==> run E: inputs <==
==> flow/design.v <==
module fa(
    input a,
    input b,
    input cin,
    output s,
    output cout
);
    assign s = a ^ b  ^ cin;
    assign cout = (a & b) ^ (cin & (a ^ b));
endmodule
module ha(
    input a,
    input b,
    output s,
    output cout
);
    assign s = a ^ b;
    assign cout = a & b;
endmodule
module basic_unit_ha_and(
    input in_x,
    input in_a,
    input in_b,
    output s,
    output cout
);
    wire in_y;
    assign in_y = in_a & in_b;
    assign s = in_x ^ in_y;
    assign cout = in_x & in_y;
endmodule
module basic_unit_fa_and(
    input in_x,
    input in_a,
    input in_b,
    input cin,
    output s,
    output cout
);
    wire in_y;
    assign in_y = in_a & in_b;
    assign s = in_x ^ in_y ^ cin;
    assign cout = (in_x & in_y) ^ (cin & (in_x ^ in_y));
endmodule
module adder_16bit(
    input   [15:0] a,
    input   [15:0] b,
    output  [15:0] out
);
    wire [15:0] s;
    wire [15:0] cout;
    ha i_ha_0 (.a(a[0]), .b(b[0]), .s(s[0]), .cout(cout[0]));
    generate 
        genvar i_adder;
        for(i_adder=1; i_adder<16; i_adder=i_adder+1) begin: adder_for_bits
            fa i_fa (.a(a[i_adder]), .b(b[i_adder]), .cin(cout[i_adder-1]), .s(s[i_adder]), .cout(cout[i_adder]));
        end
    endgenerate
    assign out[15:0] = s[15:0];
endmodule
module lut(
    input [3:0] index,
    output reg [15:0] ei_radian,
    output reg [15:0] tanei
);
    always@(*)
    begin
        case(index)
        4'b0000: begin
            ei_radian = 16'b0000000000000000;
            tanei = 16'h0000;
        end
        4'b0001: begin
            ei_radian = 16'b0110010010000111;
            tanei = 16'h8000;
        end
        4'b0010: begin
            ei_radian = 16'b0011101101011000;
            tanei = 16'h4000;
        end
        4'b0011: begin
            ei_radian = 16'b0001111101011011;
            tanei = 16'h2000;
        end
        4'b0100: begin
            ei_radian = 16'b0000111111101010;
            tanei = 16'h1000;
        end
        4'b0101: begin
            ei_radian = 16'b0000011111111101;
            tanei = 16'h0800;
        end
        4'b0110: begin
            ei_radian = 16'b0000001111111111;
            tanei = 16'h0400;
        end
        4'b0111: begin
            ei_radian = 16'b0000000111111111;
            tanei = 16'h0200;
        end
        4'b1000: begin
            ei_radian = 16'b0000000011111111;
            tanei = 16'h0100;
        end
        4'b1001: begin
            ei_radian = 16'b0000000001111111;
            tanei = 16'h0080;
        end
        4'b1010: begin
            ei_radian = 16'b0000000000111111;
            tanei = 16'h0040;
        end
        4'b1011: begin
            ei_radian = 16'b0000000000011111;
            tanei = 16'h0020;
        end
        4'b1100: begin
            ei_radian = 16'b0000000000001111;
            tanei = 16'h0010;
        end
        4'b1101: begin
            ei_radian = 16'b0000000000000111;
            tanei = 16'h0008;
        end
        4'b1110: begin
            ei_radian = 16'b0000000000000011;
            tanei = 16'h0004;
        end
        4'b1110: begin
            ei_radian = 16'b0000000000000001;
            tanei = 16'h0002;
        end
        default: begin
            ei_radian = 16'b0000000000000000;
            tanei = 16'h0000;
        end
        endcase
    end
endmodule
module add_or_sub_unit(
    input neg,
    input [15:0] ei_radian,
    input [15:0] inner_angle,
    output [15:0] new_inner_angle
);
    wire [15:0] signed_ei_radian;
    assign signed_ei_radian = neg ? {{~{ei_radian}+1}} : ei_radian;
    adder_16bit i_adder_16b_0 (.a(signed_ei_radian), .b(inner_angle), .out(new_inner_angle));
endmodule
module unsigned_unit_first_line(
    input [15:0] in_a,
    input  in_b,
    output [15:0] s
);
    generate
        genvar i_and;
        for(i_and=0;i_and<16;i_and=i_and+1) begin: unsigned_unit_second_line_generate
            assign s[i_and] = in_a[i_and] & in_b;
        end
    endgenerate
endmodule
module unsigned_unit_second_line(
    input [15:0] in_x,
    input [15:0] in_a,
    input  in_b,
    output [15:0] s,
    output [15:0] cout
);
    generate
        genvar i_buh;
        for(i_buh=0;i_buh<16;i_buh=i_buh+1) begin: unsigned_unit_second_line_generate
            basic_unit_ha_and   i_buha  (.in_x(in_x[i_buh]), .in_a(in_a[i_buh]), .in_b(in_b), .s(s[i_buh]), .cout(cout[i_buh]));
        end
    endgenerate
endmodule
module unsigned_unit_line(
    input [15:0] in_x,
    input [15:0] in_a,
    input  in_b,
    input [15:0] cin,
    output [15:0] s,
    output [15:0] cout
);
    generate
        genvar i_buf;
        for(i_buf=0;i_buf<16;i_buf=i_buf+1) begin: unsigned_unit_second_line_generate
            basic_unit_fa_and   i_bufa  (.in_x(in_x[i_buf]), .in_a(in_a[i_buf]), .in_b(in_b), .cin(cin[i_buf]), .s(s[i_buf]), .cout(cout[i_buf]));
        end
    endgenerate
endmodule
module multiply_and_add_unit(
    input [15:0] in,
    input [15:0] a,
    input [15:0] b,
    input neg,
    output [15:0] out
);
    wire [15:0] s_line [15:0];
    wire [15:0] cout_line [15:1];
    unsigned_unit_first_line    i_bul_0 (.in_a(a), .in_b(b[0]), .s(s_line[0]));
    unsigned_unit_second_line   i_bul_1 (.in_x({1'b0, s_line[0][15:1]}), .in_a(a), .in_b(b[1]), .s(s_line[1]), .cout(cout_line[1]));
    unsigned_unit_line          i_bul_2 (.in_x({1'b0, s_line[1][15:1]}), .in_a(a), .in_b(b[2]), .cin(cout_line[1]), .s(s_line[2]), .cout(cout_line[2]));
    generate
        genvar i_bul_mac;
        for(i_bul_mac=2;i_bul_mac<16;i_bul_mac=i_bul_mac+1) begin: unsigned_unit_line_generate
            unsigned_unit_line  i_bul_mac_unit (.in_x({1'b0, s_line[i_bul_mac-1][15:1]}), .in_a(a), .in_b(b[i_bul_mac]), .cin(cout_line[i_bul_mac-1]), .s(s_line[i_bul_mac]), .cout(cout_line[i_bul_mac]));
        end
    endgenerate
    wire [31:0] product_32b;
    generate
        genvar i_s;
        for(i_s=0;i_s<16;i_s=i_s+1) begin: unsigned_output_low_generate
            assign product_32b[i_s] = s_line[i_s][0];
        end
    endgenerate
    adder_16bit i_adder_16b_0 (.a({s_line[15][15:0]}), .b(cout_line[15]), .out(product_32b[31:16]));
    wire [15:0] pos_or_neg;
    assign pos_or_neg = neg ? {{~{product_32b[31:16]}+1}} : {product_32b[31:16]};
    adder_16bit i_adder_16b_1 (.a(in), .b(pos_or_neg), .out(out));
endmodule
module cordic (
    input clk,
    input rst_n,
    input start,
    input [15:0] angle,
    output reg [15:0] cos,
    output reg [15:0] sin
);
    reg [15:0] sampled_angle;
    reg [15:0] inner_angle;
    reg working;
    reg [3:0] state;
    wire [15:0] ei_radian;
    wire [15:0] tanei;
    wire [15:0] new_inner_angle;
    wire [15:0] new_sin;
    wire [15:0] new_cos;
    wire neg;
    always@(posedge clk or negedge rst_n) begin
        if (!rst_n == 1'b1) begin
            sampled_angle <= 16'b0;
        end
        else begin
            if (start == 1'b1) begin
                sampled_angle <= angle;
            end
            else begin
                sampled_angle <= sampled_angle;
            end
        end
    end
    always@(posedge clk or negedge rst_n) begin
        if (!rst_n == 1'b1) begin
            inner_angle <= 16'b0;
        end
        else begin
            if (start == 1'b1) begin
                inner_angle <= 16'b0;
            end
            else begin
                inner_angle <= new_inner_angle;
            end
        end
    end
    always@(posedge clk or negedge rst_n) begin
        if (!rst_n == 1'b1) begin
            working <= 1'b0;
        end
        else begin
            if (start == 1'b1) begin
                working <= 1'b1;
            end
            else begin
                if (state == 4'b1111) begin
                    working <= 1'b0;
                end
                else begin
                    working <= working;
                end
            end
        end
    end
    always@(posedge clk or negedge rst_n) begin
        if (!rst_n == 1'b1) begin
            state <= 4'b0;
        end
        else begin
            if (start == 1'b1) begin
                state <= 4'b0;
            end
            else begin
                if (working == 1'b0) begin
                    state <= 4'b0;
                end
                else begin
                    state <= state + 1;
                end
            end
        end
    end
    always@(posedge clk or negedge rst_n) begin
        if (!rst_n == 1'b1) begin
            sin <= 16'b0;
        end
        else begin
            if (start == 1'b1) begin
                sin <= 16'b0;
            end
            else begin
                if (working == 1'b0) begin
                    sin <= sin;
                end
                else begin
                    sin <= new_sin;
                end
            end
        end
    end
    always@(posedge clk or negedge rst_n) begin
        if (!rst_n == 1'b1) begin
            cos <= 16'b0;
        end
        else begin
            if (start == 1'b1) begin
                cos <= 16'b0100110110111010;
            end
            else begin
                if (working == 1'b0) begin
                    cos <= cos;
                end
                else begin
                    cos <= new_cos;
                end
            end
        end
    end
    lut i_lut_0 (.index(state), .ei_radian(ei_radian),  .tanei(tanei));
    assign neg = (inner_angle <= sampled_angle) ? 0 : 1;
    add_or_sub_unit i_aoru (.neg(neg), .ei_radian(ei_radian), .inner_angle(inner_angle), .new_inner_angle(new_inner_angle));
    multiply_and_add_unit i_mac_cos (.in(cos), .a(tanei), .b(sin), .neg(~neg), .out(new_cos));
    multiply_and_add_unit i_mac_sin (.in(sin), .a(tanei), .b(cos), .neg(neg), .out(new_sin));
endmodule
==> flow/run.sh <==
#!/bin/bash
# the make line also repeats each setting of config.mk as NAME=value (left out here)
make -C /OpenROAD-flow-scripts/flow DESIGN_CONFIG=/design/flow/config.mk WORK_HOME=/design/flow/orfs CLKGATE_MAP_FILE= finish
==> flow/config.mk <==
export PLATFORM = sky130hd
export DESIGN_NAME = cordic
export DESIGN_NICKNAME = cordic
export VERILOG_FILES = /design/flow/design.v
export SDC_FILE = /design/flow/constraint.sdc
export NUM_CORES = 4
export LEC_CHECK = 0
export ABC_AREA = 1
export CAP_MARGIN = 20
export CORE_ASPECT_RATIO = 0.5
export CORE_MARGIN = 2
export CORE_UTILIZATION = 40
export CTS_CLUSTER_DIAMETER = 25
export CTS_CLUSTER_SIZE = 99
export SLEW_MARGIN = 20
export TNS_END_PERCENT = 100
==> flow/constraint.sdc <==
create_clock -name core_clock -period 16.0 [get_ports {clk}]
set_input_delay 3.2000 -clock core_clock [delete_from_list [all_inputs] [get_ports {clk}]]
set_output_delay 3.2000 -clock core_clock [all_outputs]
set_load 0.01 [all_outputs]
==> inputs of run R, as changes to run E <==
==> flow/config.mk (replaced) <==
export PLATFORM = sky130hd
export DESIGN_NAME = cordic
export DESIGN_NICKNAME = cordic
export VERILOG_FILES = /design/flow/design.v
export SDC_FILE = /design/flow/constraint.sdc
export NUM_CORES = 4
export LEC_CHECK = 0
export CAP_MARGIN = 30
export CORE_ASPECT_RATIO = 1.45
export CORE_MARGIN = 2
export CORE_UTILIZATION = 40
export GPL_ROUTABILITY_DRIVEN = 0
export GPL_TIMING_DRIVEN = 0
export HOLD_SLACK_MARGIN = 0.11
export MAX_ROUTING_LAYER = met4
export MIN_ROUTING_LAYER = met2
export SLEW_MARGIN = 20
==> results.json <==
{
  "ys_sh_mux": 0.0162,
  "switching_power_mw": 1.15,
  "status": "no timing/DRC/antenna violations",
  "warnings": 34,
  "final_nets": 2353,
  "seq_area_um2": 1730,
  "clk_share": 0.0168
}
Source of the figures above: run R

==> results.json <==
{
  "status": "no timing/DRC/antenna violations",
  "hold_start": "sampled_angle[0]",
  "clk_share": 0.0170,
  "ys_sh_mux": 0,
  "yosys.area_share.simple": 0.179,
  "grt_pass1_vias": 12900,
  "grt_use_met3": 0.0493,
  "dpl_cell_area_um2": 17400,
  "final_nets": 2368,
  "seq_area_um2": 1730,
  "cp-start-kind": "flip-flop"
}
Source of the figures above: run E

